==> flow/design.v <==
module cordic(
    input signed [29:0] i_angle,
    input i_clk,
    input i_rst,
    input i_start,
    output signed [29:0] o_sin,
    output signed [29:0] o_cos,
    output o_done
);
localparam WD_EXT = 28;
localparam WD_INT = 62;
localparam START_VAL = 64'h26dd3b6a10d79a00;
localparam max_i = 8'd62;
reg signed [WD_INT+1:0] x;
reg signed [WD_INT+1:0] y; 
reg signed [WD_INT+1:0] z; 
reg signed [WD_INT+1:0] angle;
reg done;
assign o_done = done;
assign o_sin = y[(WD_INT+1):(WD_INT-WD_EXT)];
assign o_cos = x[(WD_INT+1):(WD_INT-WD_EXT)];
reg [7:0] i;
reg [7:0] state;
localparam 
    s_rst = 8'b0,
    s_work = 8'b1;
wire [WD_INT+1:0] atan [WD_INT:0];
assign atan[0] = 	63'h3243f6a8885a3000;
assign atan[1] = 	63'h1dac670561bb4f00;
assign atan[2] = 	63'hfadbafc96406e80;
assign atan[3] = 	63'h7f56ea6ab0bdb80;
assign atan[4] = 	63'h3feab76e59fbd40;
assign atan[5] = 	63'h1ffd55bba976250;
assign atan[6] = 	63'hfffaaadddb94d8;
assign atan[7] = 	63'h7fff5556eeea5c;
assign atan[8] = 	63'h3fffeaaab7776e;
assign atan[9] = 	63'h1ffffd5555bbbc;
assign atan[10] = 	63'hfffffaaaaadde;
assign atan[11] = 	63'h7fffff555556e;
assign atan[12] = 	63'h3fffffeaaaaaa;
assign atan[13] = 	63'h1ffffffd55554;
assign atan[14] = 	63'hfffffffaaaaa;
assign atan[15] = 	63'h7fffffff5554;
assign atan[16] = 	63'h3fffffffeaaa;
assign atan[17] = 	63'h1ffffffffd54;
assign atan[18] = 	63'hfffffffffaa;
assign atan[19] = 	63'h7fffffffff4;
assign atan[20] = 	63'h3fffffffffe;
assign atan[21] = 	63'h1fffffffffe;
assign atan[22] = 	63'hfffffffffe;
assign atan[23] = 	63'h7ffffffffe;
assign atan[24] = 	63'h3ffffffffe;
assign atan[25] = 	63'h1ffffffffe;
assign atan[26] = 	63'hffffffffe;
assign atan[27] = 	63'h800000000;
assign atan[28] = 	63'h400000000;
assign atan[29] = 	63'h200000000;
assign atan[30] = 	63'h100000000;
assign atan[31] = 	63'h80000000;
assign atan[32] = 	63'h40000000;
assign atan[33] = 	63'h20000000;
assign atan[34] = 	63'h10000000;
assign atan[35] = 	63'h8000000;
assign atan[36] = 	63'h4000000;
assign atan[37] = 	63'h2000000;
assign atan[38] = 	63'h1000000;
assign atan[39] = 	63'h800000;
assign atan[40] = 	63'h400000;
assign atan[41] = 	63'h200000;
assign atan[42] = 	63'h100000;
assign atan[43] = 	63'h80000;
assign atan[44] = 	63'h40000;
assign atan[45] = 	63'h20000;
assign atan[46] = 	63'h10000;
assign atan[47] = 	63'h8000;
assign atan[48] = 	63'h4000;
assign atan[49] = 	63'h2000;
assign atan[50] = 	63'h1000;
assign atan[51] = 	63'h800;
assign atan[52] = 	63'h400;
assign atan[53] = 	63'h200;
assign atan[54] = 	63'h100;
assign atan[55] = 	63'h80;
assign atan[56] = 	63'h40;
assign atan[57] = 	63'h20;
assign atan[58] = 	63'h10;
assign atan[59] = 	63'h8;
assign atan[60] = 	63'h4;
assign atan[61] = 	63'h2;
assign atan[62] = 	63'h1;
always @(posedge i_clk) begin
    if(i_rst) begin
        x <= 0;
        y <= 0;
        done <= 0;
        i <= 0;
        state <= s_rst;
    end
    else begin
        case (state)
            s_rst: begin
                if(i_start) begin
                    angle <= i_angle <<< (WD_INT-WD_EXT);
                    state <= s_work;
                    i <= 0;
                    x <= START_VAL;
                    y <= 0;
                    z <= 0;
                    done <= 0;
                end
            end
            s_work: begin
                if (z<=angle) begin
                    z <= z + atan[i];
                    x <= x - (y>>>i);
                    y <= y + (x>>>i);
                end
                else begin
                    z <= z - atan[i];
                    x <= x + (y>>>i);
                    y <= y - (x>>>i);
                end
                i <= i+1;
                if(i == max_i) begin
                    done <= 1'b1;
                    state <= s_rst;
                end
            end
        endcase
    end
end
endmodule
==> flow/run.sh <==
#!/bin/bash
# the make line also repeats each setting of config.mk as NAME=value (left out here)
make -C /OpenROAD-flow-scripts/flow DESIGN_CONFIG=/design/flow/config.mk WORK_HOME=/design/flow/orfs CLKGATE_MAP_FILE= finish
==> flow/config.mk <==
export PLATFORM = sky130hd
export DESIGN_NAME = cordic
export DESIGN_NICKNAME = cordic
export VERILOG_FILES = /design/flow/design.v
export SDC_FILE = /design/flow/constraint.sdc
export NUM_CORES = 4
export LEC_CHECK = 0
export CAP_MARGIN = 20
export CELL_PAD_IN_SITES_DETAIL_PLACEMENT = 1
export CELL_PAD_IN_SITES_GLOBAL_PLACEMENT = 0
export CORE_ASPECT_RATIO = 1.98
export CORE_MARGIN = 7
export CORE_UTILIZATION = 17
export CTS_CLUSTER_DIAMETER = 94
export CTS_CLUSTER_SIZE = 100
export GPL_ROUTABILITY_DRIVEN = 0
export MAX_ROUTING_LAYER = met4
export MIN_ROUTING_LAYER = met2
export SLEW_MARGIN = 20
export TNS_END_PERCENT = 50
==> flow/constraint.sdc <==
create_clock -name core_clock -period 6.65 [get_ports {i_clk}]
set_input_delay 1.3300 -clock core_clock [delete_from_list [all_inputs] [get_ports {i_clk}]]
set_output_delay 1.3300 -clock core_clock [all_outputs]
set_load 0.01 [all_outputs]
==> results of run 1 <==
==> what timing repair did <==
item	4_1_cts
cloned	11
pin swaps	336
setup endpoints to repair	126
gates resized	879
buffers inserted	270
==> per-layer routing <==
metal	track usage	overflow
met1	-	-
met2	0.684	1116
met3	0.641	2096
met4	0.448	506
met5	-	-
==> through the flow <==
step	utilization	setup TNS [ns]	hold WS [ns]	total power, mW	area [sq um]
4_1_cts	0.295	-11.77	0.610	17.1	59500
3_3_place_gp	0.261	-87.46	0.563	13.6	52600
2_1_floorplan	-	-0.932	0.456	7.62	34900
3_5_place_dp	0.261	-109.48	0.581	14.2	52600
==> summary.txt, run 1 <==
The following summarizes the physical implementation.

Floorplan
The vertical die dimension reported for this design is 649 um. According to the I/O placement log, the pin count is 94. According to the floorplan report, the die width is 334 um. The standard cell core area is 202000 sq um. The number of cell rows is 232. The die area is 217000 sq um. The initial standard-cell utilization of the core is 0.171.

Logic synthesis
The number of cells in the yosys synthesis report is 4699. Yosys reported a register bit count of 233. In this run, the synthesized area fraction spent on AND-OR/OR-AND gates is recorded as 0.304.

The synthesis report names the predominant flop master as sky130_fd_sc_hd__dfxtp_1. The basic-gate share of the synthesized area counting and, or, nand and nor cells is 0.230. The mean cell area of the mapped netlist is 7.36 sq um. The warning tally printed by Yosys for this design is 1. The portion of netlist area occupied by mux cells is 0.0634.

The number of unique standard cell types used by synthesis is 120. The cell with the most instances after synthesis is sky130_fd_sc_hd__nor2_1. The synthesized chip area reported by yosys is 34600 sq um. The async set-reset flop share out of synthesis is 0. The commonest cells after synthesis are 534 x sky130_fd_sc_hd__nor2_1, 411 x sky130_fd_sc_hd__nand2_1, 356 x sky130_fd_sc_hd__a21oi_1. The summed instance area of the synthesized netlist is 34600 sq um. The largest family of logic cells by area is AND-OR/OR-AND gates.

The post-synthesis cell type with the largest combined area is sky130_fd_sc_hd__ha_1. The area fraction of the dominant cell type after synthesis is 0.0840. The share of synthesized area occupied by flip-flops and latches is 0.162. The adder and majority gate portion of the synthesized area is 0.0857. In this run, the synthesized area fraction spent on xor and xnor cells is recorded as 0.0884. The post-synth tally of flip-flops with integrated enable is 94.

Ranked by total cell area, the synthesized netlist is headed by sky130_fd_sc_hd__ha_1 8.4%, sky130_fd_sc_hd__edfxtp_1 8.2%, sky130_fd_sc_hd__dfxtp_1 8.0%. The number of cells produced by synthesis is 4699. The number of nets produced by synthesis is 4967.

Placed design
The HPWL after detailed placement is 213000 um. STA on the placed design reports a worst setup slack of -1.92 ns. In this run the tool buffered the top-level ports with 93 buffer cells. In this run, placement finished with an instance count of 9085.

Run status
The stage where the run ended is 5_1_grt. The flow did not finish. The first error in the log reads "[ERROR GRT-0116] Global routing finished with congestion. Check the congestion regions in the DRC Viewer".

Global route
The overall global routing resource usage is 0.618. The aggregate global routing overflow is 3718.

Clock network
The clock net sink count is 233. Looking at the clock tree report, the H-tree level count equals 1. Per the CTS log, the root buffer master is sky130_fd_sc_hd__clkbuf_16. The number of hold buffers added after CTS was 0. Per the CTS log, the buffer count on the longest clock path is 3. The number of buffers inserted during clock tree synthesis is 14.
==> run 2, diff against run 1 <==
Settings changed: CAP_MARGIN 20 to 35, CELL_PAD_IN_SITES_DETAIL_PLACEMENT 1 to default, CELL_PAD_IN_SITES_GLOBAL_PLACEMENT 0 to default, CORE_ASPECT_RATIO 1.98 to default, CORE_MARGIN 7 to 2, CORE_UTILIZATION 17 to 72, CTS_CLUSTER_DIAMETER 94 to default, CTS_CLUSTER_SIZE 100 to 21, GPL_ROUTABILITY_DRIVEN 0 to default, MIN_ROUTING_LAYER met2 to default, PLACE_DENSITY from default to 0.67, SETUP_SLACK_MARGIN from default to -0.5, TNS_END_PERCENT 50 to default.
Clock period 6.65 ns to 7.1 ns, I/O delays scaled along.
==> summary.txt, run 2 <==
The following summarizes the physical implementation.

Run status
The flow did not finish. The stage where the run ended is 5_1_grt. The tool reported: "[ERROR GRT-0116] Global routing finished with congestion. Check the congestion regions in the DRC Viewer".

Logic synthesis
Of the total synthesized cell area, the portion taken by full adders, half adders and majority gates is 0.0857. The synthesis run shows the most used standard cells to be 534 x sky130_fd_sc_hd__nor2_1, 411 x sky130_fd_sc_hd__nand2_1, 356 x sky130_fd_sc_hd__a21oi_1. The portion of netlist area occupied by mux cells is 0.0634. The synthesized chip area reported by yosys is 34600 sq um. For reference, the post-synthesis area per instance comes to 7.36 sq um. The area fraction of the largest cell type after synthesis is 0.0840. After synthesis, the design contains 4699 cells according to Yosys. By area, the combinational part of the netlist is dominated by AND-OR/OR-AND gates. The async set-reset flop share out of synthesis is 0. The number of warnings issued by yosys is 1.

Synthesis handed over a netlist of 4699 instances. Summed over all instances, the cell type with the most area after synthesis is sky130_fd_sc_hd__ha_1. The post-synth tally of flip-flops with integrated enable is 94.

In this run, the synthesized area fraction spent on xor and xnor cells is recorded as 0.0884. For this run the top cell type by instance count after synthesis was sky130_fd_sc_hd__nor2_1. The number of nets produced by synthesis is 4967. The basic-gate share of the synthesized area counting and, or, nand and nor cells is 0.230. The number of unique standard cell types used by synthesis is 120. The most used flip-flop cell after synthesis is sky130_fd_sc_hd__dfxtp_1. The number of synthesized register bits is 233.

Sorting the synthesized cells by area gives the leading types as sky130_fd_sc_hd__ha_1 8.4%, sky130_fd_sc_hd__edfxtp_1 8.2%, sky130_fd_sc_hd__dfxtp_1 8.0%. The summed instance area of the synthesized netlist is 34600 sq um. The share of synthesized area occupied by flip-flops and latches is 0.162. Of the total synthesized cell area, the portion taken by AND-OR and OR-AND cells is 0.304.

Floorplan
The top-level I/O count is 94. At the floorplan stage, the core utilization is reported as 0.727. The die area is 49800 sq um. The die width is 223 um.

According to the floorplan report, the placeable core area is 47500 sq um. From bottom edge to top edge, the die measures 223 um. In this run the core area contains 80 standard-cell rows.

Clock network
Buffers added to address setup during post-CTS repair amount to 0. No sink is reached through more buffers than the 3 on the longest clock path. The count of H-tree levels built during CTS is 1. The clock net sink count is 233. The clock root buffer is sky130_fd_sc_hd__clkbuf_16.

The post-cts hold buffer count is 0. The report lists the number of cells resized after CTS as 1. The number of buffers inserted during clock tree synthesis is 29.

Placed design
The final weighted congestion recorded by global placement is 1.64. Logged for this run, the post-placement worst setup slack is -0.350 ns. The placement-stage cell area is 42200 sq um. For this run the detailed placement stage logged an HPWL of 122000 um. The number of buffers inserted by port buffering is 93. The number of cells after detailed placement is 6053.

Global route
Per the GRT congestion report, total overflow comes to 457. In the global route stage, overall resource usage came out at 0.775.
-- run 2: metrics by stage --
step / utilization / hold WS (ns)
2_1_floorplan: - / 0.456
3_5_place_dp: 0.888 / 0.508
3_3_place_gp: 0.888 / 0.453
4_1_cts: 0.909 / 0.515
-- run 2: per-layer routing --
metal  global-route usage  GRT overflow
met3                0.580            61
met4                0.765           153
met1                0.756            24
met2                0.951           219
met5                    -             -
==> run 3, diff against run 2 <==
Settings changed: CAP_MARGIN 35 to 20, CORE_UTILIZATION 72 to 65, CTS_CLUSTER_DIAMETER from default to 345, CTS_CLUSTER_SIZE 21 to default, HOLD_SLACK_MARGIN from default to -0.08, PLACE_DENSITY 0.67 to default, SETUP_SLACK_MARGIN -0.5 to default, TNS_END_PERCENT from default to 35.
Clock period 7.1 ns to 7.27 ns, I/O delays scaled along.
==> summary.txt, run 3 <==
The following summarizes the physical implementation.

Run status
The run stopped with a tool error. The flow stopped in 5_1_grt.

Logic synthesis
Of the total synthesized cell area, the portion taken by full adders, half adders and majority gates is 0.0857. Per the Yosys statistics, synthesis produced 4699 cells. Synthesis produced 4699 cells. The synthesized chip area reported by yosys is 34600 sq um.

After synthesis the netlist holds a flip-flop and latch count of 233. For reference, the top cells by count after synthesis are 534 x sky130_fd_sc_hd__nor2_1, 411 x sky130_fd_sc_hd__nand2_1, 356 x sky130_fd_sc_hd__a21oi_1. Summing all multiplexer cells gives an area fraction of 0.0634. The largest family of logic cells by area is AND-OR/OR-AND gates. The share of the Yosys chip area taken by registers is 0.162. The number of nets produced by synthesis is 4967. The cell with the most instances after synthesis is sky130_fd_sc_hd__nor2_1. The basic-gate share of the synthesized area counting and, or, nand and nor cells is 0.230. Post-synth the commonest register cell is sky130_fd_sc_hd__dfxtp_1.

For this run, the number of Yosys warnings is 1. The synthesis report lists the most area-consuming cells as sky130_fd_sc_hd__ha_1 8.4%, sky130_fd_sc_hd__edfxtp_1 8.2%, sky130_fd_sc_hd__dfxtp_1 8.0%. Yosys reported that registers with async set or reset make up 0.

The post-synth tally of flip-flops with integrated enable is 94. The area fraction of the dominant cell type after synthesis is 0.0840. The cell-mix breakdown from Yosys lists the compound-gate area share as 0.304. Per the synthesis report, the number of distinct cell types is 120. Per the synthesis report, the dominant area consumer among library cells is sky130_fd_sc_hd__ha_1. Dividing the synthesized area by the synthesized cell count gives 7.36 sq um. Per the synthesis report, the XOR/XNOR share of the synthesized area is 0.0884. In this run the cell area of the synthesized design comes to 34600 sq um.

Floorplan
After floorplanning, the die was sized to cover 55000 sq um. The floorplan step records an initial core utilization of 0.658. The floorplan report gives the top-level pin count as 94.

The die is 235 um tall. The die width is 235 um. After floorplanning, the core was divided into 84 placement rows.

The standard cell core area is 52600 sq um.

Clock network
Looking at the clock tree report, the maximum root-to-sink buffer count equals 3. The count of H-tree levels built during CTS is 1. The number of buffers inserted during clock tree synthesis is 30.

The clock drives 233 sinks. The clock root buffer is sky130_fd_sc_hd__clkbuf_16.

Placed design
The number of cells after detailed placement is 5833. After detailed placement, the total cell area comes to 40200 sq um. The number of buffers inserted by port buffering is 93.

The wire-length estimate of the detail-placed layout is 116000 um. The worst setup timing slack at the placement stage is -0.173 ns. The final weighted congestion recorded by global placement is 1.57.
==> run 3: timing repair <==
| item | in CTS |
|---|---|
| cloned | 0 |
| buffers inserted | 4 |
| gates resized | 20 |
| hold buffers | 0 |
| endpoints found under the setup margin | 21 |
| pin swaps | 2 |
| hold endpoints to repair | 0 |
==> run 4, diff against run 3 <==
Settings changed: CORE_UTILIZATION 65 to 58, CTS_CLUSTER_DIAMETER 345 to default, HOLD_SLACK_MARGIN -0.08 to default, MAX_ROUTING_LAYER met4 to default, SETUP_SLACK_MARGIN from default to 1.69, TNS_END_PERCENT 35 to default.
Clock period 7.27 ns to 9.52 ns, I/O delays scaled along.
==> summary.txt, run 4 <==
Purpose: to document the outcome of synthesis and place and route.

Global route
The met2 track utilization from global routing is 0.816. The wire length of the first global-routing pass is 259000 um. The aggregate global routing overflow is 0. On met3, the global router reports a usage of 0.289. The initial antenna violation count came to 9.

The via count of the first global-routing pass is 39000. The met1 demand-to-capacity share in global routing is 0.620. Entering global routing, the biggest net connects 73 pins. In the global route stage, overall resource usage came out at 0.566. The routing layer with the top usage in global route is met2.

Clock network
The clock-pin slew on the worst setup and hold paths is 0.07 ns. The count of H-tree levels built during CTS is 1. The TritonCTS clock tree is yes. No sink is reached through more buffers than the 3 on the longest clock path.

The clock net sink count is 233. For the worst-skew pair, the clock arrives at the later sink with an insertion delay of 0.62 ns. Per the TritonCTS log, the buffer count is 28.

The clock root buffer is sky130_fd_sc_hd__clkbuf_16.

Drt
The average wire per cell in the routed design is 33.3 um. The number of nets with antenna violations after detailed routing is 0. The violation tally from detailed-route iteration zero is 8155. In the post-route report, total wirelength is listed as 185000 um. The via density per instance is 7.78. The post-detailed-route DRC marker count is 0. For this block, the via count after detailed routing is 43300. The iteration count of the initial detailed-routing pass is 15.

Layout
The final layout net count is 5019. The layout filler cell count is 4878. The area growth from synthesis to layout is 15.0%. The number of standard cells in the final layout excluding fillers is 5558. The layout report lists the multi-input gate area as 28200 sq um. Across the whole layout, storage elements account for 5630 sq um.

Logic synthesis
In this run, synthesis inferred 94 flip-flops with an integrated enable. Synthesis inferred 233 register bits. The async set-reset flop share out of synthesis is 0.

The commonest cells after synthesis are 534 x sky130_fd_sc_hd__nor2_1, 411 x sky130_fd_sc_hd__nand2_1, 356 x sky130_fd_sc_hd__a21oi_1. The main area contributors are sky130_fd_sc_hd__ha_1 8.4%, sky130_fd_sc_hd__edfxtp_1 8.2%, sky130_fd_sc_hd__dfxtp_1 8.0%. The largest family of logic cells by area is AND-OR/OR-AND gates. Summing every instance area after synthesis gives 34600 sq um. Per the synthesis report, the XOR/XNOR share of the synthesized area is 0.0884. For this run, the register share of the synthesized area comes to 0.162.

The synthesis report lists the Yosys warning total as 1. The adder and majority gate portion of the synthesized area is 0.0857. The synthesized chip area reported by yosys is 34600 sq um.

The number of cells produced by synthesis is 4699. A synthesized cell averages 7.36 sq um. The portion of netlist area occupied by mux cells is 0.0634. The biggest area contributor in the post-synthesis netlist is sky130_fd_sc_hd__ha_1. The cell with the most instances after synthesis is sky130_fd_sc_hd__nor2_1. The number of unique standard cell types used by synthesis is 120. The area fraction in compound gates is 0.304. The area fraction of the largest cell type after synthesis is 0.0840.

In the Yosys report the total cell count is 4699. In this run, the synthesized area fraction spent on and/or/nand/nor cells is recorded as 0.230. The number of nets produced by synthesis is 4967. The dominant register cell in the synthesized netlist is sky130_fd_sc_hd__dfxtp_1.

Worst setup path
Counting buffers and inverters, the worst setup path is 31 cells deep. The arrival time reported for the critical path endpoint is 8.93 ns. The category of the most critical setup path is reg2reg.

The cell type group with the largest total delay on the critical path is AND-OR/OR-AND gates. Data on the critical path is required at its endpoint by 10.05 ns. The reg2reg setup slack is 1.11 ns. The cell with the biggest individual delay on the critical path is sky130_fd_sc_hd__a32oi_2. For the worst reg-to-reg path, the endpoint reported by OpenROAD is x[61]. The maximum net fanout on the critical path is 41. OpenSTA lists the critical path endpoint as x[61]. The most critical setup path has its startpoint at i[1]. The worst flop-to-flop path startpoint is i[1]. The kind of start point of the critical path is a register. The timing report gives the biggest stage delay along the critical path as 0.89 ns. The worst register-to-register path has a depth of 31. Counting both buffers and inverters, the worst setup path holds a total of 3. The critical path endpoint category is a register.

Placed design
The number of buffers inserted by port buffering is 93. The final RePlAce weighted congestion is 1.21. The number of cells after detailed placement is 5416. The wire-length estimate of the detail-placed layout is 130000 um.

Power
The internal power of the cells totals 4.22 mW. Switching power as a fraction of the total was reported as 0.504. Sequential power for this build is 1.39 mW. For the clock group, total power comes out at 1.20 mW. The power density normalized to cell area is 214 nW/um^2.

The final power report lists total power as 8.51 mW. Looking at the VDD voltage map, the peak drop is 0.330 mV. Per report_power, the top consumer among the power groups is combinational logic. The clock network power share is 0.141. The leakage power is 16.4 nW. The share of total power dissipated in sequential elements is 0.163. Summed over all nets, the switching power comes to 4.29 mW. The power of the combinational group is 5.92 mW.

The power report attributes to the combinational group a share of 0.695.

Floorplan
According to the floorplan report, the die width is 248 um. At the floorplan stage, the core utilization is reported as 0.586. After floorplanning, the core was divided into 89 placement rows. The floorplan step defined a core boundary enclosing 59000 sq um. The die covers 61600 sq um. Measured along the y axis, the die boundary spans 248 um.

94 I/O pins were placed.

Min path
The depth of the worst hold-timing path is 2. Per the hold report, the tightest min-delay path originates at y[22]. According to the hold report, the worst path is of the reg2reg type. The end point of the worst hold path is y[22].

Timing
Setup repair after global routing could not meet its margin everywhere. The last timing report of the flow puts the setup violation total at 0. The share of the clock period used by the worst path is 0.883. The aggregate negative setup slack is 0 ns. The highest clock rate this design can be run at is 119 MHz.

For the pin with the worst max-slew slack, the measured transition is 1.42 ns. The worst path in the final design needs a cycle of 8.41 ns, including I/O delays and setup. Clock skew on the completed layout was measured at 0.0332 ns. The final timing report lists a max-slew violation count of 0. The worst pin sits at a relative slew slack of 0.0565.

Per the final timing report, the hold violations number 0.

Run status
The run finished with no timing, DRC or antenna violations.

Flow run
The total tool warning count is 39. The number of max-capacitance violations reported is 0.
run 4: final cells by class:
class                           instances  area share
Clock inverter                         17     0.00579
Tap cell                              773      0.0243
Multi-Input combinational cell       4006       0.711
Clock buffer                           35      0.0192
Sequential cell                       233       0.142
Inverter                              118      0.0115
Antenna cell                           12    0.000756
Timing Repair Buffer                  364      0.0861
run 4: repair_timing:
item                                    CTS  global route
endpoints found under the setup margin   55            80
setup buffers                            15            50
cloned                                    3             6
hold buffers                              0             0
gates resized                            88           246
pin swaps                                 8            50
run 4: metal layers:
| metal | vias up | routed length (um) |
|---|---|---|
| met1 | 20100 | 61100 |
| li1 | 17700 | - |
| met4 | 22 | 20900 |
| met2 | 4037 | 73300 |
| met3 | 1415 | 28800 |
| met5 | - | 809 |
run 4: stage by stage:
| step | area, sq um | setup slack [ns] | hold slack [ns] | util |
|---|---|---|---|---|
| 4_1_cts | 37900 | 1.66 | 0.504 | 0.642 |
| 6_report | 39700 | 1.11 | 0.513 | 0.673 |
| 5_1_grt | 39700 | 1.18 | 0.536 | 0.673 |
| 3_3_place_gp | 36300 | 0.839 | 0.472 | 0.615 |
| 2_1_floorplan | 34600 | 1.78 | 0.456 | - |
| 3_5_place_dp | 36300 | 0.756 | 0.496 | 0.615 |
==> run 5, diff against run 4 <==
Settings changed: ABC_AREA from default to 1, CORE_ASPECT_RATIO from default to 0.5, CORE_UTILIZATION 58 to 72, CTS_CLUSTER_DIAMETER from default to 366, CTS_CLUSTER_SIZE from default to 96, SETUP_SLACK_MARGIN 1.69 to 0.83.
Clock period 9.52 ns to 5.3 ns, I/O delays scaled along.
==> summary.txt, run 5 <==
The following summarizes the physical implementation.

Run status
The flow did not finish. Progress stopped at 3_5_place_dp. The first error in the log reads "[ERROR DPL-0033] detailed placement checks failed during check placement".

Logic synthesis
The cell with the most instances after synthesis is sky130_fd_sc_hd__nand2_1. After synthesis, the design contains 6828 cells according to Yosys. The portion of netlist area occupied by mux cells is 0.000263. The number of cells produced by synthesis is 6828. In this run, distinct cell masters in the synthesized netlist total 74. The async set-reset flop share out of synthesis is 0.

After synthesis the cells add up to 38100 sq um. The number of synthesized register bits is 233. The synthesized chip area reported by yosys is 38100 sq um. The dominant register cell in the synthesized netlist is sky130_fd_sc_hd__dfxtp_1.

The share of the Yosys chip area taken by registers is 0.147. The synthesis run shows the most used standard cells to be 1886 x sky130_fd_sc_hd__nand2_1, 1020 x sky130_fd_sc_hd__nand3_1, 771 x sky130_fd_sc_hd__inv_1. Per the synthesis report, the adder-cell share of the synthesized area is 0.0778. The cell-mix breakdown from Yosys lists the compound-gate area share as 0.184.

In this run, the synthesized area fraction spent on and/or/nand/nor cells is recorded as 0.426. The xor-xnor portion of the synthesized cell area is 0.0406. The post-synthesis cell type with the largest combined area is sky130_fd_sc_hd__nand2_1. Per the post-synthesis stats, the area per cell is 5.58 sq um. The number of nets in the synthesized netlist is 7096. The synthesis report lists the Yosys warning total as 1. The share of synthesized area in the top cell type comes to 0.186. Counting flops with a built-in enable in the synthesized netlist gives 94. In the post-synthesis netlist, the biggest area contributors are sky130_fd_sc_hd__nand2_1 19%, sky130_fd_sc_hd__nand3_1 13%, sky130_fd_sc_hd__a21oi_1 7.8%.

After synthesis, the largest family of logic cells by area is simple AND/OR/NAND/NOR gates.

Floorplan
The top-level I/O count is 94. The die area is 54800 sq um. The die width is 329 um. The number of cell rows is 59.

The die extent in y is 167 um. The initial standard-cell utilization of the core is 0.730. The floorplan step defined a core boundary enclosing 52100 sq um.

Placed design
The number of buffers inserted by port buffering is 93. The final weighted congestion recorded by global placement is 1.27.
==> run 5: through the flow <==
step	hold slack (ns)	power, mW	setup WS [ns]	instances
2_1_floorplan	0.455	10.3	0.398	6828
3_3_place_gp	0.438	16.1	-0.400	8567
==> run 6, diff against run 5 <==
Settings changed: ABC_AREA 1 to default, CAP_MARGIN 20 to 35, CELL_PAD_IN_SITES_GLOBAL_PLACEMENT from default to 2, CORE_ASPECT_RATIO 0.5 to 1.96, CORE_UTILIZATION 72 to 18, CTS_CLUSTER_DIAMETER 366 to 305, CTS_CLUSTER_SIZE 96 to default, MAX_ROUTING_LAYER from default to met4, MIN_ROUTING_LAYER from default to met2, SETUP_SLACK_MARGIN 0.83 to 0.56, TNS_END_PERCENT from default to 90.
Clock period 5.3 ns to 11.9 ns, I/O delays scaled along.
==> summary.txt, run 6 <==
Purpose: to document the outcome of synthesis and place and route.

Logic synthesis
Of all flip-flops after synthesis, the portion carrying an async set or reset was 0. Of the total synthesized cell area, the portion taken by AND-OR and OR-AND cells is 0.304. The number of cells in the yosys synthesis report is 4699. Per the synthesis report, the simple-gate share of the synthesized area is 0.230. Counting flops and latches in the post-synthesis netlist gives 233. The xor-xnor portion of the synthesized cell area is 0.0884. The biggest area contributor in the post-synthesis netlist is sky130_fd_sc_hd__ha_1. The summed instance area of the synthesized netlist is 34600 sq um.

The dominant register cell in the synthesized netlist is sky130_fd_sc_hd__dfxtp_1. The synthesized chip area reported by yosys is 34600 sq um. Of the total synthesized cell area, the portion taken by full adders, half adders and majority gates is 0.0857. The area fraction of the largest cell type after synthesis is 0.0840.

Counting flops with a built-in enable in the synthesized netlist gives 94. The portion of netlist area occupied by mux cells is 0.0634. After synthesis, the mean cell area works out to 7.36 sq um. The number of cells produced by synthesis is 4699. Counting instances in the post-synthesis netlist gives the leading cell types as 534 x sky130_fd_sc_hd__nor2_1, 411 x sky130_fd_sc_hd__nand2_1, 356 x sky130_fd_sc_hd__a21oi_1. The main area contributors are sky130_fd_sc_hd__ha_1 8.4%, sky130_fd_sc_hd__edfxtp_1 8.2%, sky130_fd_sc_hd__dfxtp_1 8.0%. The number of nets produced by synthesis is 4967. The largest family of logic cells by area is AND-OR/OR-AND gates. Per the synthesis report, the number of distinct cell types is 120.

The number of warnings issued by yosys is 1. The cell with the most instances after synthesis is sky130_fd_sc_hd__nor2_1. Of the synthesized area, sequential elements account for 0.162.

Layout
The final layout net count is 5029. The post-route utilization of the core is recorded as 0.214. The count of cells in the finished layout, fillers not included, comes to 7338.

The final design area excluding fillers is 40800 sq um. The area growth from synthesis to layout is 18.1%.

Worst setup path
The cell with the biggest individual delay on the critical path is sky130_fd_sc_hd__or4_1. The critical path maximum fanout is 21. The timing report gives the biggest stage delay along the critical path as 0.71 ns. The worst setup path is launched from a register. The critical path endpoint category is a register. Counting both buffers and inverters, the worst setup path holds a total of 5.

The reg-to-reg endpoint is z[63]. The number of cells traversed by the worst register-to-register path is 32. The launching instance or port of the critical path is i[1]. The worst register-to-register path begins at i[1]. The cell depth of the worst setup path is 32. The critical path is of the reg2reg type. The capturing instance or port of the critical path is z[63]. The required time at the endpoint of the critical path is 12.26 ns. In this run the register-to-register setup slack is 0.80 ns. Among cell families on the critical path, the largest total delay comes from simple AND/OR/NAND/NOR gates.

At the worst endpoint, the arrival time is 11.46 ns.

Power
The group drawing the most power is combinational logic. The share of total power dissipated in the clock network is 0.150. The power density normalized to cell area is 189 nW/um^2.

The power report puts the leakage power at 16.1 nW. The combinational fraction of design power is 0.694. Switching power as a fraction of the total was reported as 0.562.

Across the VDD grid, the largest voltage drop is 0.0832 mV. For the sequential group, total power comes out at 1.20 mW. The switching power is 4.34 mW. In the power breakdown, the internal column shows 3.38 mW.

The power of the combinational group is 5.36 mW. The sequential group share of total power is 0.156. The clock group power is 1.16 mW.

Drt
TritonRoute output was used to compute an average wire per cell of 39.2 um. For this run, design rule violations remaining after detail routing come to 1. The violation tally from detailed-route iteration zero is 15100. The aggregate routed wire length is 288000 um. The detailed-route via count is 57100.

The number of nets with antenna violations after detailed routing is 0. The via density per instance is 7.78. For this run, the detailed router's first-pass iteration total came to 56.

Timing
The worst max-slew margin expressed relative to the limit is 0.193. The final number of hold-violating endpoints is 0. The aggregate negative setup slack is 0 ns. The clock skew is 0.0670 ns. Of the available clock period, the critical path in the final layout requires 0.933. The last timing report of the flow puts the setup violation total at 0.

The max-slew violation count is 0. At the pin with the least slew margin, the transition time is 1.21 ns. Setup repair after global routing could not meet its margin everywhere.

The shortest clock period the worst path allows after layout is 11.10 ns. In this build the clock could be raised as far as 90.1 MHz.

Floorplan
The die is 317 um wide. The standard cell core area is 191000 sq um. The top-level I/O count is 94.

The die area is 196000 sq um. The share of the core area taken by cells at floorplan is 0.181. The initialized floorplan defines 225 standard-cell rows. In this run the vertical extent of the chip is 618 um.

Clock network
The CTS report gives the tree buffer count as 35. The maximum clock insertion buffer count is 3. TritonCTS built the clock tree. The clock root buffer is sky130_fd_sc_hd__clkbuf_16. The insertion delay to the later sink of the worst-skew pair is 0.69 ns. CTS saw 233 sinks. For reference, the clock transition at the flip-flops on the worst setup and hold paths is 0.06 ns.

Per the CTS log, the maximum H-tree level is 2. The report puts the hold buffer count at CTS at 0.

Placed design
Detailed placement reports a standard cell area of 39200 sq um. The number of buffers inserted by port buffering is 93. The HPWL after detailed placement is 226000 um. The congestion estimate from routability-driven global placement came to 1.26.

After detailed placement, the design holds a cell count of 7196.

Global route
Summed over all routing layers, the global router reports a total usage of 0.451. The initial antenna violation count was 4. The global route stage reports its total congestion overflow as 0. Entering global routing, the biggest net connects 74 pins. The via count of the first global-routing pass is 59200. The wire length of the first global-routing pass is 375000 um.

Min path
The min-delay analysis places its worst path in the category reg2reg. Looking at the hold checks, the worst path lands on x[0]. Hold analysis shows the worst path with a depth of 2.

STA lists the startpoint of the worst hold path as x[0].

Run status
The flow ran to the end, but the layout failed its checks. The report lists the violated layout checks as DRC.

Flow run
The report counts max-capacitance violations totalling 0. The total tool warning count is 36.
==> run 6: what timing repair did <==
item                                    4_1_cts  5_1_grt
hold endpoints to repair                      0        0
resized                                       0        5
endpoints found under the setup margin        0       10
buffers inserted                              0        6
==> run 6: layer usage <==
layer	vias to the layer above	global-route usage	share of wire
met5	-	-	0
met4	0	0.307	0.19
met1	17600	-	0
met2	18600	0.533	0.49
met3	3266	0.430	0.32
li1	17600	-	-
==> run 6: layout make-up <==
cell class	count	area [sq um]
Fill cell	21400	150000
Multi-Input combinational cell	4004	27100
Sequential cell	233	5620
Timing Repair Buffer	369	3270
Tap cell	2497	3120
Clock buffer	44	960
Inverter	118	443
Antenna cell	57	143
Clock inverter	16	135
==> run 6: metrics by stage <==
stage	power [mW]	worst slack [ns]	hold slack, ns
final	7.72	0.801	0.546
after CTS	7.40	0.859	0.545
after detailed placement	6.22	0.957	0.537
after floorplan	4.21	4.16	0.456
after global placement	6.22	0.532	0.520
after global routing	8.01	0.503	0.581
==> run 7, diff against run 6 <==
Settings changed: ABC_AREA from default to 1, CAP_MARGIN 35 to 20, CELL_PAD_IN_SITES_GLOBAL_PLACEMENT 2 to default, CORE_ASPECT_RATIO 1.96 to default, CORE_UTILIZATION 18 to 52, CTS_CLUSTER_DIAMETER 305 to default, CTS_CLUSTER_SIZE from default to 97, MAX_ROUTING_LAYER met4 to default, MIN_ROUTING_LAYER met2 to default, SETUP_SLACK_MARGIN 0.56 to default, TNS_END_PERCENT 90 to 15.
Clock period 11.9 ns to 5.78 ns, I/O delays scaled along.
==> summary.txt, run 7 <==
Purpose: to document the outcome of synthesis and place and route.

Logic synthesis
By area the synthesized netlist is led by sky130_fd_sc_hd__nand2_1 19%, sky130_fd_sc_hd__nand3_1 13%, sky130_fd_sc_hd__a21oi_1 7.8%. The xor-xnor portion of the synthesized cell area is 0.0406. The share of synthesized area occupied by flip-flops and latches is 0.147. In this run, the synthesized area fraction spent on and/or/nand/nor cells is recorded as 0.426.

The number of cells in the yosys synthesis report is 6828. The area fraction of the dominant cell type after synthesis is 0.186. In the synthesized netlist the dominant register cell turns out to be sky130_fd_sc_hd__dfxtp_1. The number of cells produced by synthesis is 6828. The portion of netlist area occupied by mux cells is 0.000263. The mean cell area of the mapped netlist is 5.58 sq um. The adder and majority gate portion of the synthesized area is 0.0778. Sorting the synthesized cells by how often they occur yields 1886 x sky130_fd_sc_hd__nand2_1, 1020 x sky130_fd_sc_hd__nand3_1, 771 x sky130_fd_sc_hd__inv_1. For this run, the chip area from Yosys synthesis comes to 38100 sq um.

In the Yosys stats the netlist draws on 74 distinct library cells. The cell with the most instances after synthesis is sky130_fd_sc_hd__nand2_1. The post-synth count of flops with an enable pin is 94.

The number of warnings issued by yosys is 1. Before any placement, the netlist area is recorded as 38100 sq um. When the netlist entered floorplanning its net count stood at 7096. The area fraction in compound gates is 0.184. After synthesis, the share of flip-flops with an asynchronous set or reset is 0.

The post-synthesis cell type with the largest combined area is sky130_fd_sc_hd__nand2_1. The synthesized design contains 233 register bits. Of the combinational cells, the family taking the most area is simple AND/OR/NAND/NOR gates.

Power
Looking at the group totals, the largest power group turns out to be combinational logic. The switching portion of total power is 0.502. The clock network power share is 0.117. Sequential power for this build is 2.22 mW. The internal power contribution is 9.74 mW.

The power report puts the leakage power at 27.7 nW. The switching power is 9.83 mW. The share of total power dissipated in sequential elements is 0.114. The power density normalized to cell area is 373 nW/um^2. The combinational fraction of design power is 0.769. Across the VDD grid, the largest voltage drop is 0.323 mV. The power of the combinational group is 15.0 mW. The completed layout was analyzed and its total power is 19.6 mW. Power attributed to the clock group is 2.30 mW.

Timing
The final timing report lists a max-slew violation count of 0. Setup repair after global routing could not meet its margin everywhere. The share of the clock period used by the worst path is 1.02. At the pin with the least slew margin, the transition time is 0.991 ns. The number of endpoints failing setup at the final stage is 17. The highest achievable clock rate is 170 MHz. The aggregate negative setup slack is -0.667 ns. For the final database, setup skew stands at 0.0380 ns.

Setup slack on the critical path of the routed design comes to -0.104 ns. The final hold violation count recorded for this run is 0. The final timing report derives a shortest allowable period of 5.88 ns. The worst max-slew margin expressed relative to the limit is 0.340.

Placed design
The placement summary gives the final routability congestion estimate as 1.15. The placement-stage cell area is 48900 sq um. The HPWL after detailed placement is 146000 um.

In this run the tool buffered the top-level ports with 93 buffer cells. The worst setup timing slack at the placement stage is -0.619 ns.

Global route
The initial antenna violation count is 6. Entering global routing, the biggest net connects 65 pins. The via count of the first global-routing pass is 48300.

The aggregate global routing overflow is 0. The wire length of the first global-routing pass is 272000 um. For this run, the total global-route usage over all layers was measured as 0.465.

Min path
For the worst min-delay path, the startpoint reported by OpenROAD is x[13]. The worst hold path class is reg2reg. The path with the worst hold slack has its endpoint at x[13]. Counting instances, the worst hold path has a depth of 2.

Layout
The final layout net count is 8245. The flow measured a signed area growth from synthesis to layout of 37.9%. Per the layout area report, the combinational gate area comes to 29700 sq um. In the final layout, flip-flops and latches occupy 5630 sq um. At the end of the flow the core is filled with cells to 0.722. The final design area excluding fillers is 52500 sq um. The layout filler cell count is 6446.

Run status
The checks that failed were setup timing. The flow ran to the end, but the layout failed its checks.

Clock network
The clock root buffer is sky130_fd_sc_hd__clkbuf_16. At the later pin of the worst-skew pair, clock insertion delay measures 0.59 ns. The count of H-tree levels built during CTS is 2. The TritonCTS clock tree is yes.

Counting every sink on the clock net gives 233. The timing report gives the clock slew at the launch and capture registers of the worst setup and hold paths as 0.06 ns. The maximum clock insertion buffer count is 3. In this run, CTS created clock tree buffers numbering 34.

Worst setup path
The worst setup path is launched from a register. All stages included, the depth of the critical timing path comes to 38. The setup check on the worst reg-to-reg path leaves a slack of -0.10 ns. The arrival time reported for the critical path endpoint is 6.21 ns.

The cell with the biggest individual delay on the critical path is sky130_fd_sc_hd__o21ai_0. The maximum net fanout on the critical path is 13. The required time at the endpoint of the critical path is 6.11 ns. The worst flop-to-flop path startpoint is i[0]. For the worst reg-to-reg path, the endpoint reported by OpenROAD is z[56].

The launching instance or port of the critical path is i[0]. The delay of the slowest cell on the worst path is 0.38 ns. The worst setup path is of the reg2reg kind. The cell type group with the largest total delay on the critical path is simple AND/OR/NAND/NOR gates.

OpenSTA lists the critical path endpoint as z[56]. The worst setup path is captured at a register. Together, buffers and inverters on the worst path number 11. Measured in cells, the most critical reg-to-reg path has a length of 38. The most frequent cell on the critical path is sky130_fd_sc_hd__nand2_1.

Floorplan
The standard cell core area is 72700 sq um. The horizontal die dimension reported for this design is 275 um. In this run the full chip footprint comes out at 75400 sq um. From bottom edge to top edge, the die measures 275 um. The number of cell rows is 99. The initial standard-cell utilization of the core is 0.524. The top-level I/O count is 94.

Drt
The iteration count of the initial detailed-routing pass is 9. The final layout contains routed wiring with a total length of 187000 um. The violation tally from detailed-route iteration zero is 7724.

The via density per instance is 5.99. The detailed-route via count is 53700. Dividing the detail-routed wire length by the instance count gives 20.8 um. The number of nets with antenna violations after detailed routing is 0. The post-detailed-route DRC marker count is 0.

Flow run
Across all stage logs, warnings added up to 39. The number of max-capacitance violations reported is 0.
## run 7: what timing repair did
| item | in CTS | in global routing |
|---|---|---|
| pin swaps | 14 | 91 |
| hold buffers | 0 | 0 |
| setup buffers | 6 | 25 |
| resized | 85 | 418 |
| setup endpoints to repair | 115 | 129 |
| cloned | 0 | 5 |
## run 7: area by class of cell
type / count / area share
Clock inverter: 15 / 0.00379
Tap cell: 959 / 0.0229
Timing Repair Buffer: 1461 / 0.224
Clock buffer: 46 / 0.0183
Inverter: 798 / 0.0575
Multi-Input combinational cell: 5449 / 0.566
Sequential cell: 233 / 0.107
Antenna cell: 5 / 0.000238
## run 7: per-stage QoR
| stage | instances | hold WS [ns] |
|---|---|---|
| floorplan | 6828 | 0.455 |
| global placement | 8865 | 0.475 |
| detailed placement | 8865 | 0.480 |
| CTS | 8932 | 0.488 |
| global route | 8963 | 0.518 |
| finish | 8966 | 0.488 |
## run 7: routing by layer
metal | wire length, um | GRT usage | part of all wire
met5 | 11 | 0 | 0.000059
met4 | 14400 | 0.291 | 0.077
met3 | 24000 | 0.110 | 0.13
met2 | 76600 | 0.692 | 0.41
met1 | 71600 | 0.603 | 0.38
==> run 8, diff against run 7 <==
Settings changed: ABC_AREA 1 to default, CORE_UTILIZATION 52 to 58, CTS_CLUSTER_DIAMETER from default to 358, CTS_CLUSTER_SIZE 97 to default, MIN_ROUTING_LAYER from default to met2, SLEW_MARGIN 20 to 0, TNS_END_PERCENT 15 to default.
Clock period 5.78 ns to 11.0 ns, I/O delays scaled along.
==> summary.txt, run 8 <==
The following summarizes the physical implementation.

Run status
The flow did not finish. The stage where the run ended is 5_1_grt. The tool reported: "[ERROR GRT-0116] Global routing finished with congestion. Check the congestion regions in the DRC Viewer".

Floorplan
Per the OpenROAD floorplan log, the height of the die is 248 um. The initial utilization of the core area, before any placement, comes to 0.586. In this run the standard cell core region covers 59000 sq um. Pin placement for this block handled 94 I/O pins. After floorplanning, the die was sized to cover 61600 sq um. The die width is 248 um. According to the floorplan log, the row count is 89.

Clock network
The number of buffers inserted during clock tree synthesis is 27. The post-cts hold buffer count is 0. The clock root buffer is sky130_fd_sc_hd__clkbuf_16. The number of setup buffers added after CTS is 0.

The clock passes through at most 3 buffers. The post-cts resize count is 0. The count of H-tree levels built during CTS is 1.

According to the CTS report, the clock sink count is 233.

Logic synthesis
The share of synthesized area occupied by flip-flops and latches is 0.162. The mapped netlist covers 34600 sq um. Per the synthesis report, the number of distinct cell types is 120.

The post-synthesis cell type with the largest combined area is sky130_fd_sc_hd__ha_1. For this run, the number of Yosys warnings is 1. A synthesized cell averages 7.36 sq um.

The area fraction of the dominant cell type after synthesis is 0.0840. The number of synthesized register bits is 233. The cell-mix breakdown from Yosys lists the XOR/XNOR area share as 0.0884. Among the non-sequential cells, AND-OR/OR-AND gates take the most area.

The portion of netlist area occupied by mux cells is 0.0634. The number of nets produced by synthesis is 4967. The basic-gate share of the synthesized area counting and, or, nand and nor cells is 0.230. The dominant register cell in the synthesized netlist is sky130_fd_sc_hd__dfxtp_1. Synthesis produced a netlist whose cell count is 4699. In the post-synthesis netlist, the biggest area contributors are sky130_fd_sc_hd__ha_1 8.4%, sky130_fd_sc_hd__edfxtp_1 8.2%, sky130_fd_sc_hd__dfxtp_1 8.0%.

The post-synth count of flops with an enable pin is 94. The async set-reset flop share out of synthesis is 0. Per the synthesis report, the adder-cell share of the synthesized area is 0.0857. The cell-mix breakdown from Yosys lists the compound-gate area share as 0.304.

For reference, the top cells by count after synthesis are 534 x sky130_fd_sc_hd__nor2_1, 411 x sky130_fd_sc_hd__nand2_1, 356 x sky130_fd_sc_hd__a21oi_1. Yosys instantiated no cell more often than sky130_fd_sc_hd__nor2_1. The synthesized chip area reported by yosys is 34600 sq um.

After synthesis, the design contains 4699 cells according to Yosys.

Placed design
The final RePlAce weighted congestion is 1.54. The number of buffers inserted by port buffering is 93. In this run, placement finished with an instance count of 5333. Once detailed placement completed, the half-perimeter wirelength came to 127000 um.

Global route
The overall global routing resource usage is 0.884. The total overflow left after global routing is 793.
-- run 8: per-stage QoR --
step / hold WS (ns) / area (sq um) / power, mW / worst slack, ns
floorplan: 0.456 / 34600 / 4.56 / 3.26
CTS: 0.525 / 36500 / 6.66 / 1.88
global placement: 0.498 / 35600 / 5.61 / 2.01
detailed placement: 0.517 / 35600 / 5.70 / 1.88
-- run 8: layer usage --
layer | track usage | overflow
met5 | 0.740 | 74
met4 | 0.735 | 82
met2 | 0.905 | 92
met3 | 0.966 | 545
met1 | - | -
==> run 9, diff against run 8 <==
Settings changed: CTS_CLUSTER_DIAMETER 358 to default, MIN_ROUTING_LAYER met2 to default, SETUP_SLACK_MARGIN from default to -0.45, SLEW_MARGIN 0 to 20, TNS_END_PERCENT from default to 5.
Clock period 11.0 ns to 6.31 ns, I/O delays scaled along.
==> summary.txt, run 9 <==
The following summarizes the physical implementation.

Run status
The run stopped with a tool error. The flow halted during 5_1_grt. The first error in the log reads "[ERROR GRT-0116] Global routing finished with congestion. Check the congestion regions in the DRC Viewer".

Global route
The overall global routing resource usage is 0.617. The aggregate global routing overflow is 9.

Logic synthesis
The cell-mix breakdown from Yosys lists the simple-gate area share as 0.230. Per the synthesis report, the dominant area consumer among library cells is sky130_fd_sc_hd__ha_1. Post-synthesis, Yosys gives the total cell area as 34600 sq um. The portion of netlist area occupied by mux cells is 0.0634. Per the Yosys statistics, synthesis produced 4699 cells.

The number of unique standard cell types used by synthesis is 120. The share of synthesized area occupied by flip-flops and latches is 0.162. The commonest cells after synthesis are 534 x sky130_fd_sc_hd__nor2_1, 411 x sky130_fd_sc_hd__nand2_1, 356 x sky130_fd_sc_hd__a21oi_1. The xor-xnor portion of the synthesized cell area is 0.0884. The area fraction of the dominant cell type after synthesis is 0.0840. Of the total synthesized cell area, the portion taken by full adders, half adders and majority gates is 0.0857. In this run, synthesis inferred 94 flip-flops with an integrated enable.

By area the synthesized netlist is led by sky130_fd_sc_hd__ha_1 8.4%, sky130_fd_sc_hd__edfxtp_1 8.2%, sky130_fd_sc_hd__dfxtp_1 8.0%. The post-synth register bit count is 233. For this run, asynchronously set or reset flops after synthesis account for 0. The number of nets produced by synthesis is 4967. The number of warnings issued by yosys is 1. The dominant register cell in the synthesized netlist is sky130_fd_sc_hd__dfxtp_1. The number of cells produced by synthesis is 4699.

The mean cell area of the mapped netlist is 7.36 sq um. The area fraction in compound gates is 0.304. By area, the combinational part of the netlist is dominated by AND-OR/OR-AND gates. The most common cell in the synthesized netlist is sky130_fd_sc_hd__nor2_1. The summed instance area of the synthesized netlist is 34600 sq um.

Floorplan
For this configuration, the core starts out at a cell density of 0.586. The die extent in y is 248 um. Row generation in the floorplan step produced 89 rows.

The die width is 248 um. The standard cell core area is 59000 sq um. Pin placement for this block handled 94 I/O pins. The die area is 61600 sq um.

Clock network
For this design, the sink count on the clock tree is 233. The post-cts hold buffer count is 0. The maximum clock insertion buffer count is 3.

CTS built an H-tree with a depth of 1. The tree is rooted in a sky130_fd_sc_hd__clkbuf_16. The number of buffers inserted during clock tree synthesis is 30.

Placed design
STA on the placed design reports a worst setup slack of -1.16 ns. RePlAce ended its routability-driven mode at a weighted congestion of 1.48. The placement report lists the number of port buffers as 93. For this run the detailed placement stage logged an HPWL of 138000 um.
run 9: through the flow:
| stage | cell area [sq um] | util | std cells |
|---|---|---|---|
| after detailed placement | 48800 | 0.827 | 7019 |
| after global placement | 48800 | 0.827 | 7019 |
| after floorplan | 34800 | - | 4699 |
| after CTS | 51200 | 0.867 | 7119 |
run 9: per-layer routing:
metal,GRT overflow,GRT usage
met5,0,0.172
met4,9,0.556
met3,0,0.381
met2,0,0.858
met1,0,0.629
run 9: what timing repair did:
item	CTS
pin swaps	94
buffers inserted	57
resized	190
setup endpoints to repair	67
gates cloned	5
==> run 10, diff against run 9 <==
Settings changed: CTS_CLUSTER_SIZE from default to 55, SETUP_SLACK_MARGIN -0.45 to -0.49, TNS_END_PERCENT 5 to default.
Clock period 6.31 ns to 6.01 ns, I/O delays scaled along.
==> summary.txt, run 10 <==
The following summarizes the physical implementation.

Logic synthesis
By count the netlist is led by 534 x sky130_fd_sc_hd__nor2_1, 411 x sky130_fd_sc_hd__nand2_1, 356 x sky130_fd_sc_hd__a21oi_1. The xor-xnor portion of the synthesized cell area is 0.0884. Synthesis inferred 233 register bits. Of the post-synthesis cell area, the dominant cell type holds 0.0840. The adder and majority gate portion of the synthesized area is 0.0857.

Summing every instance area after synthesis gives 34600 sq um. The basic-gate share of the synthesized area counting and, or, nand and nor cells is 0.230. The netlist uses 120 different library cells. The main area contributors are sky130_fd_sc_hd__ha_1 8.4%, sky130_fd_sc_hd__edfxtp_1 8.2%, sky130_fd_sc_hd__dfxtp_1 8.0%. The commonest register cell is sky130_fd_sc_hd__dfxtp_1.

Synthesis handed over a netlist of 4699 instances. The post-synthesis cell type with the largest combined area is sky130_fd_sc_hd__ha_1. The synthesized chip area reported by yosys is 34600 sq um. In this run, the synthesized area fraction spent on AND-OR/OR-AND gates is recorded as 0.304. The post-synth tally of flip-flops with integrated enable is 94. Counting every net in the synthesized netlist gives 4967. The number of warnings issued by yosys is 1. The async set-reset flop share out of synthesis is 0. The mean cell area of the mapped netlist is 7.36 sq um. Of the combinational cells, the family taking the most area is AND-OR/OR-AND gates. The share of synthesized area occupied by flip-flops and latches is 0.162. The synthesis stats list as the most numerous cell sky130_fd_sc_hd__nor2_1. The portion of netlist area occupied by mux cells is 0.0634.

The number of cells in the yosys synthesis report is 4699.

Floorplan
According to the I/O placement log, the pin count is 94. The number of cell rows is 89. The initial standard-cell utilization of the core is 0.586. The core region is 59000 sq um. The die covers 61600 sq um. The die width is 248 um.

The die extent in y is 248 um.

Clock network
The count of H-tree levels built during CTS is 1. The maximum clock insertion buffer count is 3. The number of clock buffers added by TritonCTS is 30. The clock drives 233 sinks. In this run the clock root is driven by a sky130_fd_sc_hd__clkbuf_16.

Global route
Recorded from the global router log, the overflow total was 478. The overall global routing resource usage is 0.731.

Run status
The flow did not finish. Progress stopped at 5_1_grt. The first error in the log reads "[ERROR GRT-0116] Global routing finished with congestion. Check the congestion regions in the DRC Viewer".

Placed design
The worst setup timing slack at the placement stage is -1.52 ns. Per the placement log, port buffering inserted 93 buffers. The final RePlAce weighted congestion is 1.51. The HPWL after detailed placement is 138000 um.
run 10: routing by layer:
layer | overflow | track usage
met5 | 5 | 0.284
met4 | 175 | 0.671
met3 | 38 | 0.559
met2 | 237 | 0.930
met1 | 23 | 0.736
run 10: stage by stage:
stage               instance area (sq um)  std cells  utilization
floorplan                           35000       4699            -
global placement                    49200       7046        0.833
detailed placement                  49200       7046        0.833
CTS                                 52700       7202        0.892
run 10: repair_timing:
action	CTS
resized	345
gates cloned	3
endpoints found under the setup margin	95
pin swaps	169
hold buffers	0
setup buffers	118
==> run 11, diff against run 10 <==
Settings changed: CELL_PAD_IN_SITES_DETAIL_PLACEMENT from default to 0, CORE_UTILIZATION 58 to 60, CTS_CLUSTER_SIZE 55 to 58, MAX_ROUTING_LAYER from default to met4, PLACE_DENSITY_LB_ADDON from default to 0.17, SETUP_SLACK_MARGIN -0.49 to 2.18, SLEW_MARGIN 20 to 0, TNS_END_PERCENT from default to 45.
Clock period 6.01 ns to 7.31 ns, I/O delays scaled along.
==> summary.txt, run 11 <==
The following summarizes the physical implementation.

Logic synthesis
The mean cell area of the mapped netlist is 7.36 sq um. Among all flip-flop cells after synthesis, the most frequent one is sky130_fd_sc_hd__dfxtp_1. Yosys mapped a number of flops with a built-in enable equal to 94. In the synthesized netlist, the dominant kind of combinational cell is AND-OR/OR-AND gates. The number of nets produced by synthesis is 4967. By area the synthesized netlist is led by sky130_fd_sc_hd__ha_1 8.4%, sky130_fd_sc_hd__edfxtp_1 8.2%, sky130_fd_sc_hd__dfxtp_1 8.0%. The number of warnings issued by yosys is 1.

The xor-xnor portion of the synthesized cell area is 0.0884. The async set-reset flop share out of synthesis is 0. The basic-gate share of the synthesized area counting and, or, nand and nor cells is 0.230.

Synthesis inferred 233 register bits. The area fraction in compound gates is 0.304. Among all cell types in the netlist, the one instantiated most often is sky130_fd_sc_hd__nor2_1. The portion of netlist area occupied by mux cells is 0.0634. The number of cells in the yosys synthesis report is 4699. The adder and majority gate portion of the synthesized area is 0.0857. The share of synthesized area in the top cell type comes to 0.0840. The synthesized netlist occupies a cell area of 34600 sq um. The number of cells produced by synthesis is 4699. sky130_fd_sc_hd__ha_1 takes more of the synthesized area than any other cell. The synthesized netlist contains 120 unique library cells. The synthesized chip area reported by yosys is 34600 sq um. Per Yosys stat, the portion of area used by sequential elements is 0.162. The synthesis run shows the most used standard cells to be 534 x sky130_fd_sc_hd__nor2_1, 411 x sky130_fd_sc_hd__nand2_1, 356 x sky130_fd_sc_hd__a21oi_1.

Floorplan
The top-level I/O count is 94. The die is 244 um wide. The standard cell core area is 56700 sq um. The number of cell rows is 87. The share of the core area taken by cells at floorplan is 0.610. The die area is 59600 sq um. The die extent in y is 244 um.

Clock network
The count of H-tree levels built during CTS is 1. The number of buffers inserted during clock tree synthesis is 29. The maximum clock insertion buffer count is 3. Counting every sink on the clock net gives 233. The post-cts hold buffer count is 0. The clock root buffer is sky130_fd_sc_hd__clkbuf_16.

Run status
The first error in the log reads "[ERROR GRT-0116] Global routing finished with congestion. Check the congestion regions in the DRC Viewer". According to the logs, the last stage reached was 5_1_grt. The run stopped with a tool error.

Global route
The aggregate global routing overflow is 70. Overall routing resource usage recorded by global route was 0.624.

Placed design
The number of buffers inserted by port buffering is 93. Once detailed placement completed, the half-perimeter wirelength came to 114000 um. Routability-driven placement finished with a final weighted congestion of 1.56.
==> run 11: repair_timing <==
item | in CTS
setup buffers | 178
gates cloned | 7
setup endpoints to repair | 166
resized | 428
pin swaps | 173
==> run 11: per-layer routing <==
metal / GRT usage / overflow
met5: - / -
met4: 0.527 / 21
met3: 0.460 / 9
met2: 0.797 / 33
met1: 0.621 / 7
==> run 11: stage by stage <==
step | hold slack, ns | cells | instance area [sq um] | worst slack, ns
after floorplan | 0.456 | 4699 | 35100 | 0.438
after global placement | 0.462 | 5684 | 39000 | 0.0923
after CTS | 0.487 | 5923 | 43400 | 0.639
after detailed placement | 0.472 | 5685 | 39000 | 0.0446
==> run 12, diff against run 11 <==
Settings changed: ABC_AREA from default to 1, CELL_PAD_IN_SITES_DETAIL_PLACEMENT 0 to default, CORE_ASPECT_RATIO from default to 0.5, CORE_UTILIZATION 60 to 72, CTS_CLUSTER_DIAMETER from default to 333, CTS_CLUSTER_SIZE 58 to 98, MAX_ROUTING_LAYER met4 to default, PLACE_DENSITY from default to 0.37, PLACE_DENSITY_LB_ADDON 0.17 to default, SETUP_SLACK_MARGIN 2.18 to 1.66, SLEW_MARGIN 0 to 20, TNS_END_PERCENT 45 to 5.
Clock period 7.31 ns to 5.68 ns, I/O delays scaled along.
==> summary.txt, run 12 <==
The following summarizes the physical implementation.

Floorplan
The top-level I/O count is 94. The die extent in y is 167 um. According to the floorplan report, the placeable core area is 52100 sq um.

In this run the core area contains 59 standard-cell rows. According to the floorplan report, the die width is 329 um. At the floorplan stage, the core utilization is reported as 0.730. The overall die size recorded for this design is 54800 sq um.

Run status
The run stopped with a tool error. The tool reported: "[ERROR GRT-0232] Routing congestion too high. Check the congestion heatmap in the GUI". The stage where the run ended is 5_1_grt.

Placed design
The HPWL after detailed placement is 121000 um. The congestion estimate from routability-driven global placement came to 1.24. The placement-stage cell area is 42800 sq um.

STA on the placed design reports a worst setup slack of -0.476 ns. The number of cells after detailed placement is 7784. The number of buffers inserted by port buffering is 93.

Clock network
Clock tree synthesis inserted a total of 6 buffers. The maximum clock insertion buffer count is 3. Looking at the clock tree report, the H-tree level count equals 1. The clock net sink count is 233. The tree is rooted in a sky130_fd_sc_hd__clkbuf_16. The post-cts hold buffer count is 0.

Logic synthesis
Of the total synthesized cell area, the portion taken by XOR and XNOR cells is 0.0406. The area fraction of the dominant cell type after synthesis is 0.186. Per Yosys stat, the portion of area used by sequential elements is 0.147.

The number of nets produced by synthesis is 7096. The number of synthesized register bits is 233. The number of cells in the yosys synthesis report is 6828. The cell count after synthesis came out at 6828. After synthesis, the cell types taking the most area are sky130_fd_sc_hd__nand2_1 19%, sky130_fd_sc_hd__nand3_1 13%, sky130_fd_sc_hd__a21oi_1 7.8%.

The cell with the most instances after synthesis is sky130_fd_sc_hd__nand2_1. The async set-reset flop share out of synthesis is 0. Summing all multiplexer cells gives an area fraction of 0.000263.

The number of warnings issued by yosys is 1. Of the total synthesized cell area, the portion taken by full adders, half adders and majority gates is 0.0778. The number of unique standard cell types used by synthesis is 74.

Among all flip-flop cells after synthesis, the most frequent one is sky130_fd_sc_hd__dfxtp_1. In this run the cell area of the synthesized design comes to 38100 sq um. In this run, the synthesized area fraction spent on and/or/nand/nor cells is recorded as 0.426. Counting instances in the post-synthesis netlist gives the leading cell types as 1886 x sky130_fd_sc_hd__nand2_1, 1020 x sky130_fd_sc_hd__nand3_1, 771 x sky130_fd_sc_hd__inv_1.

The largest family of logic cells by area is simple AND/OR/NAND/NOR gates. In this run the mean area of a mapped cell was 5.58 sq um. The synthesized chip area reported by yosys is 38100 sq um. The post-synth tally of flip-flops with integrated enable is 94.

The synthesized design spends more area on one cell type than any other, namely sky130_fd_sc_hd__nand2_1. The area fraction in compound gates is 0.184.

Global route
The aggregate global routing overflow is 315. Total global-route track usage over all layers is 0.832.
## run 12: per-layer routing
layer,overflow,global-route usage
met1,30,0.858
met2,155,0.940
met3,32,0.729
met4,93,0.761
met5,5,0.545
## run 12: what timing repair did
item / CTS
endpoints found under the setup margin: 182
pin swaps: 112
buffers inserted: 86
gates cloned: 5
gates resized: 307
## run 12: metrics by stage
stage,TNS (ns),utilization,hold WS [ns]
after CTS,0,0.865,0.491
after floorplan,0,-,0.455
after global placement,-1.61,0.822,0.446
after detailed placement,-9.69,0.822,0.468
==> run 13, diff against run 12 <==
Settings changed: ABC_AREA 1 to default, CELL_PAD_IN_SITES_DETAIL_PLACEMENT from default to 2, CELL_PAD_IN_SITES_GLOBAL_PLACEMENT from default to 3, CORE_ASPECT_RATIO 0.5 to 1.98, CORE_MARGIN 2 to 7, CORE_UTILIZATION 72 to 62, CTS_CLUSTER_DIAMETER 333 to 71, CTS_CLUSTER_SIZE 98 to 34, GPL_ROUTABILITY_DRIVEN from default to 1, MAX_ROUTING_LAYER from default to met4, MIN_ROUTING_LAYER from default to met2, PLACE_DENSITY 0.37 to default, SETUP_SLACK_MARGIN 1.66 to default, TNS_END_PERCENT 5 to 50.
Clock period 5.68 ns to 6.65 ns, I/O delays scaled along.
==> summary.txt, run 13 <==
The following summarizes the physical implementation.

Run status
The run stopped with a tool error. It got as far as 3_1_place_gp_skip_io and failed there. The first error in the log reads "[ERROR GPL-0301] Utilization 142.218 % exceeds 100%".

Floorplan
The number of cell rows is 121. The standard cell core area is 55100 sq um. The overall die size recorded for this design is 63000 sq um. The initial standard-cell utilization of the core is 0.627. The floorplan step set the die width to 182 um. The die extent in y is 346 um.

Logic synthesis
In this run, the synthesized area fraction spent on AND-OR/OR-AND gates is recorded as 0.304. The number of synthesized register bits is 233. The post-synthesis cell type with the largest combined area is sky130_fd_sc_hd__ha_1. The number of warnings issued by yosys is 1. The portion of netlist area occupied by mux cells is 0.0634.

The area fraction of the dominant cell type after synthesis is 0.0840. The post-synth tally of flip-flops with integrated enable is 94. The cell with the most instances after synthesis is sky130_fd_sc_hd__nor2_1.

The basic-gate share of the synthesized area counting and, or, nand and nor cells is 0.230. Counting every net in the synthesized netlist gives 4967. The share of the Yosys chip area taken by registers is 0.162.

The mean cell area of the mapped netlist is 7.36 sq um. After synthesis, the most frequently instantiated cells are 534 x sky130_fd_sc_hd__nor2_1, 411 x sky130_fd_sc_hd__nand2_1, 356 x sky130_fd_sc_hd__a21oi_1. The dominant register cell in the synthesized netlist is sky130_fd_sc_hd__dfxtp_1. The number of cells produced by synthesis is 4699. Among the non-sequential cells, AND-OR/OR-AND gates take the most area. The xor-xnor portion of the synthesized cell area is 0.0884. The synthesized chip area reported by yosys is 34600 sq um. The cell-mix breakdown from Yosys lists the adder-cell area share as 0.0857. After synthesis the cells add up to 34600 sq um. After synthesis, the cell types taking the most area are sky130_fd_sc_hd__ha_1 8.4%, sky130_fd_sc_hd__edfxtp_1 8.2%, sky130_fd_sc_hd__dfxtp_1 8.0%. For this run, asynchronously set or reset flops after synthesis account for 0. The number of cells in the yosys synthesis report is 4699.

The number of unique standard cell types used by synthesis is 120.
No activity file was given, so power comes from the tool's default toggle rates.
